==> build 41: inputs <==
Design component, start of the top module:
module component (
    input  wire         clk,
    input  wire         rst,
    input  wire [31:0]  fifo1_data_in,
    input  wire [31:0]  fifo2_data_in,
    input  wire [31:0]  fifo3_data_in,
    input  wire         fifo1_write_en,
    input  wire         fifo2_write_en,
    input  wire         fifo3_write_en,
    input  wire         fifo1_read_en,
    input  wire         fifo2_read_en,
    input  wire         fifo3_read_en,
    output wire [31:0]  result_out,
    output wire         fifo1_empty,
    output wire         fifo2_empty,
    output wire         fifo3_empty,
    output wire         fifo1_full,
    output wire         fifo2_full,
    output wire         fifo3_full
);
Settings: LEC_CHECK=0, CAP_MARGIN=20, CELL_PAD_IN_SITES_DETAIL_PLACEMENT=0, CORE_MARGIN=2, CORE_UTILIZATION=72, CTS_CLUSTER_DIAMETER=29, CTS_CLUSTER_SIZE=52, GPL_ROUTABILITY_DRIVEN=1, MAX_ROUTING_LAYER=met4, MIN_ROUTING_LAYER=met1, PLACE_DENSITY_LB_ADDON=0.01, SETUP_SLACK_MARGIN=2.18, SLEW_MARGIN=30; clock period 7.42 ns.
run.sh (not shown) runs the stock make flow with config.mk's settings and CLKGATE_MAP_FILE=.
==> build 84 (differences from build 41) <==
Settings changed: CELL_PAD_IN_SITES_DETAIL_PLACEMENT 0 to not set, CTS_CLUSTER_DIAMETER 29 to not set, CTS_CLUSTER_SIZE 52 to 60, GPL_ROUTABILITY_DRIVEN 1 to not set, HOLD_SLACK_MARGIN set to 0.29, MAX_ROUTING_LAYER met4 to not set, MIN_ROUTING_LAYER met1 to not set, SETUP_SLACK_MARGIN 2.18 to 2.34, SLEW_MARGIN 30 to 20.
==> flow/constraint.sdc (replaced) <==
create_clock -name core_clock -period 10.2 [get_ports {clk}]
set_input_delay 2.0400 -clock core_clock [delete_from_list [all_inputs] [get_ports {clk}]]
set_output_delay 2.0400 -clock core_clock [all_outputs]
set_load 0.01 [all_outputs]
==> comparison table <==
GR met1 Demand/Resource: build 84 58.93%; build 41 61.92%
Critical R2R Launch: build 84 fifo2_inst.full_reg$_DFFE_PP0P_; build 41 fifo3_inst.full_reg$_DFFE_PP0P_
Maximum level of the CTS H-tree: build 84 4; build 41 5
Setup TNS Final: build 84 -23,920 ps; build 41 -96,030 ps
Number of fill cells in the layout: build 84 6,036; build 41 4,025
Slew at the pin with the worst max-slew slack: build 84 1131 ps; build 41 1148 ps
Number of CTS-inserted buffers: build 84 158; build 41 331
Final core utilization: build 84 85.73%; build 41 91.73%
Final net count: build 84 8,415; build 41 8,665
Setup-failing EPs final: build 84 21; build 41 29
Placed Instance Area: build 84 94,670 sq um; build 41 95,070 sq um
Total non-filler cell area in the finished layout: build 84 102,600 sq um; build 41 109,800 sq um
Area occupied by multi-input gates: build 84 45,050 sq um; build 41 45,430 sq um
Portion of the layout cell area used by clock cells: build 84 5.136%; build 41 10.14%
Setup Buffers After CTS: build 84 38; build 41 63
Number of antenna violations at the first check in global routing: build 84 13; build 41 30
Result of the run: build 84 complete, but fails checks; build 41 complete, but fails checks
Violated checks: build 84 setup timing; build 41 setup timing
Slowest CP cell: build 84 sky130_fd_sc_hd__fa_1; build 41 sky130_fd_sc_hd__o32ai_4
Minimum setup slack in the final design: build 84 -1839 ps; build 41 -4593 ps
DR WL/cell: build 84 29.34 um; build 41 34.40 um

==> run a <==
component again, from the RTL that the note above started with.
Settings: LEC_CHECK=0, CAP_MARGIN=20, CORE_MARGIN=2, CORE_UTILIZATION=50, PLACE_DENSITY=0.6, SLEW_MARGIN=20, TNS_END_PERCENT=5; clock period 10.6 ns.
==> inputs of run b, as changes to run a <==
Settings changed: CELL_PAD_IN_SITES_DETAIL_PLACEMENT set to 1, CELL_PAD_IN_SITES_GLOBAL_PLACEMENT set to 2, CORE_MARGIN 2 to 4, CORE_UTILIZATION 50 to 43, CTS_CLUSTER_DIAMETER set to 28, GPL_ROUTABILITY_DRIVEN set to 1, GPL_TIMING_DRIVEN set to 1, MAX_ROUTING_LAYER set to met5, MIN_ROUTING_LAYER set to met1, PLACE_DENSITY 0.6 to 0.94, SETUP_SLACK_MARGIN set to 0.88, SLEW_MARGIN 20 to 30, TNS_END_PERCENT 5 to 55.
==> flow/constraint.sdc (replaced) <==
create_clock -name core_clock -period 17.8 [get_ports {clk}]
set_input_delay 3.5600 -clock core_clock [delete_from_list [all_inputs] [get_ports {clk}]]
set_output_delay 3.5600 -clock core_clock [all_outputs]
set_load 0.01 [all_outputs]
==> results <==
| metric | run b | run a |
|---|---|---|
| WP data required | 14.24 ns | 8.48 ns |
| Inserted Clock Buffers | 372 | 171 |
| Number of buffers inserted to repair setup after CTS | 0 | 39 |
| Highest net fanout along the worst path | 28 | 13 |
| Dpl cell area | 91100 um2 | 95700 um2 |
| Result of the run | timing/DRC/antenna clean | complete, but fails checks |
| Violated checks | - | setup timing |
| Floorplan core area | 200000 um2 | 172000 um2 |
| Area of the multi-input gates | 43700 um2 | 44500 um2 |
| Setup repair after global routing missed its margin | no | yes |
| Global Route met2 Usage | 51.5% | 51.5% |
| Critical Path Sink | result_out[31] | result_out[29] |
| DR WL/cell | 33.3 um | 27.2 um |
| Worst R2R Start | fifo2_inst.rd_ptr[2] | fifo2_inst.full_reg |
| Post-Route Utilization | 52.0% | 60.0% |
| Global routing usage on met1 | 37.5% | 42.9% |
| Share of the clock period used by the worst path | 93.3% | 112% |
| Cell depth of the worst flop-to-flop path | 9 | 5 |

==> inputs of v31 <==
Starting RTL as in the previous note.
clock: 15.0 ns
lec_check: 0
abc_area: 1
cap_margin: 10
cell_pad_in_sites_detail_placement: 0
core_margin: 4
core_utilization: 72
cts_cluster_diameter: 371
cts_cluster_size: 17
gpl_routability_driven: 1
max_routing_layer: met4
min_routing_layer: met1
place_density_lb_addon: 0.02
setup_slack_margin: -1.05
slew_margin: 30
==> v25 (differences from v31) <==
==> flow/config.mk (replaced) <==
export PLATFORM = sky130hd
export DESIGN_NAME = component
export DESIGN_NICKNAME = component
export VERILOG_FILES = /design/flow/design.v
export SDC_FILE = /design/flow/constraint.sdc
export NUM_CORES = 4
export LEC_CHECK = 0
export CAP_MARGIN = 20
export CORE_MARGIN = 2
export CORE_UTILIZATION = 60
export CTS_CLUSTER_SIZE = 60
export PLACE_DENSITY = 0.6
export SLEW_MARGIN = 20
==> flow/constraint.sdc (replaced) <==
create_clock -name core_clock -period 8.79 [get_ports {clk}]
set_input_delay 1.7580 -clock core_clock [delete_from_list [all_inputs] [get_ports {clk}]]
set_output_delay 1.7580 -clock core_clock [all_outputs]
set_load 0.01 [all_outputs]
==> v19 (differences from v31) <==
==> flow/config.mk (replaced) <==
export PLATFORM = sky130hd
export DESIGN_NAME = component
export DESIGN_NICKNAME = component
export VERILOG_FILES = /design/flow/design.v
export SDC_FILE = /design/flow/constraint.sdc
export NUM_CORES = 4
export LEC_CHECK = 0
export CAP_MARGIN = 20
export CELL_PAD_IN_SITES_DETAIL_PLACEMENT = 0
export CORE_MARGIN = 4
export CORE_UTILIZATION = 72
export GPL_ROUTABILITY_DRIVEN = 1
export MAX_ROUTING_LAYER = met4
export MIN_ROUTING_LAYER = met1
export PLACE_DENSITY_LB_ADDON = 0.02
export SETUP_SLACK_MARGIN = 0.88
export SLEW_MARGIN = 30
==> flow/constraint.sdc (replaced) <==
create_clock -name core_clock -period 17.8 [get_ports {clk}]
set_input_delay 3.5600 -clock core_clock [delete_from_list [all_inputs] [get_ports {clk}]]
set_output_delay 3.5600 -clock core_clock [all_outputs]
set_load 0.01 [all_outputs]
==> results <==
quantity	v19	v31	v25
Number of cells produced by synthesis	7105	10500	7105
Hold EP	fifo2_inst.rd_ptr[4]	fifo3_inst.memory[0][16]	fifo2_inst.wr_ptr[4]
Vias in the first global route	62800	74600	64000
Flop area	0.0394 mm^2	0.0393 mm^2	0.0394 mm^2
Summed area of non-filler cells in the final layout	0.0952 mm^2	0.0922 mm^2	0.103 mm^2
Adder share	12.5%	12.5%	12.5%
Count of non-CTS inverters in the layout	539	1049	539
Count of clock buffers in the final design	234	135	248
Cell depth of the worst hold path	1	2	1
Critical path required time	14.24 ns	12.00 ns	7.03 ns
CP startpoint	fifo2_inst.rd_ptr[1]	fifo2_inst.rd_ptr[0]	fifo1_inst.rd_ptr[0]
Area share of the largest cell type after synthesis	45.3%	45.3%	45.3%
Worst Reg-to-Reg Cells	8	9	5
Status	timing/DRC/antenna clean	finished with violations	finished with violations
Layout check failures	-	negative setup slack	negative setup slack

==> run E: inputs <==
Starting RTL as in the previous note.
make LEC_CHECK=0 CAP_MARGIN=20 CELL_PAD_IN_SITES_DETAIL_PLACEMENT=0 CORE_MARGIN=4 CORE_UTILIZATION=72 CTS_CLUSTER_SIZE=52 GPL_ROUTABILITY_DRIVEN=1 MAX_ROUTING_LAYER=met4 MIN_ROUTING_LAYER=met1 PLACE_DENSITY_LB_ADDON=0.2 SETUP_SLACK_MARGIN=0.88 SLEW_MARGIN=30 finish   # period 12.1 ns
==> run D: changes against run E <==
- CELL_PAD_IN_SITES_DETAIL_PLACEMENT: 0 -> not set
- CORE_MARGIN: 4 -> 2
- CORE_UTILIZATION: 72 -> 57
- CTS_CLUSTER_SIZE: 52 -> not set
- GPL_ROUTABILITY_DRIVEN: 1 -> not set
- MAX_ROUTING_LAYER: met4 -> not set
- MIN_ROUTING_LAYER: met1 -> not set
- PLACE_DENSITY: not set -> 0.6
- PLACE_DENSITY_LB_ADDON: 0.2 -> not set
- SETUP_SLACK_MARGIN: 0.88 -> not set
- SLEW_MARGIN: 30 -> 20
==> flow/constraint.sdc (replaced) <==
create_clock -name core_clock -period 7.91 [get_ports {clk}]
set_input_delay 1.5820 -clock core_clock [delete_from_list [all_inputs] [get_ports {clk}]]
set_output_delay 1.5820 -clock core_clock [all_outputs]
set_load 0.01 [all_outputs]
==> run Y: changes against run E <==
- CELL_PAD_IN_SITES_DETAIL_PLACEMENT: 0 -> not set
- CORE_MARGIN: 4 -> 2
- CTS_CLUSTER_SIZE: 52 -> 60
- GPL_ROUTABILITY_DRIVEN: 1 -> not set
- HOLD_SLACK_MARGIN: not set -> 0.29
- MAX_ROUTING_LAYER: met4 -> not set
- MIN_ROUTING_LAYER: met1 -> not set
- PLACE_DENSITY_LB_ADDON: 0.2 -> 0.01
- SETUP_SLACK_MARGIN: 0.88 -> 2.02
- SLEW_MARGIN: 30 -> 40
==> flow/constraint.sdc (replaced) <==
create_clock -name core_clock -period 7.09 [get_ports {clk}]
set_input_delay 1.4180 -clock core_clock [delete_from_list [all_inputs] [get_ports {clk}]]
set_output_delay 1.4180 -clock core_clock [all_outputs]
set_load 0.01 [all_outputs]
==> run F: changes against run E <==
- CAP_MARGIN: 20 -> 5
- CELL_PAD_IN_SITES_DETAIL_PLACEMENT: 0 -> not set
- CORE_ASPECT_RATIO: not set -> 0.6
- CORE_MARGIN: 4 -> 2
- CORE_UTILIZATION: 72 -> 40
- CTS_CLUSTER_SIZE: 52 -> 63
- GPL_ROUTABILITY_DRIVEN: 1 -> not set
- GPL_TIMING_DRIVEN: not set -> 0
- MIN_ROUTING_LAYER: met1 -> not set
- PLACE_DENSITY_LB_ADDON: 0.2 -> 0.26
- SETUP_SLACK_MARGIN: 0.88 -> not set
- SLEW_MARGIN: 30 -> 20
- TNS_END_PERCENT: not set -> 5
==> flow/constraint.sdc (replaced) <==
create_clock -name core_clock -period 11.5 [get_ports {clk}]
set_input_delay 2.3000 -clock core_clock [delete_from_list [all_inputs] [get_ports {clk}]]
set_output_delay 2.3000 -clock core_clock [all_outputs]
set_load 0.01 [all_outputs]
==> summary of the runs <==
- Run F finished but failed the layout checks on negative setup slack. Run D finished with negative setup slack left. Run E finished with negative setup slack left. Run Y ran to the end with violations: negative setup slack.
- Core utilization: run Y is higher than run D (18 points).
- In sequential cell count, run D and run F do not differ.
- Die area: run Y < run E < run D < run F.
- Setup slack: run E > run F > run D > run Y.
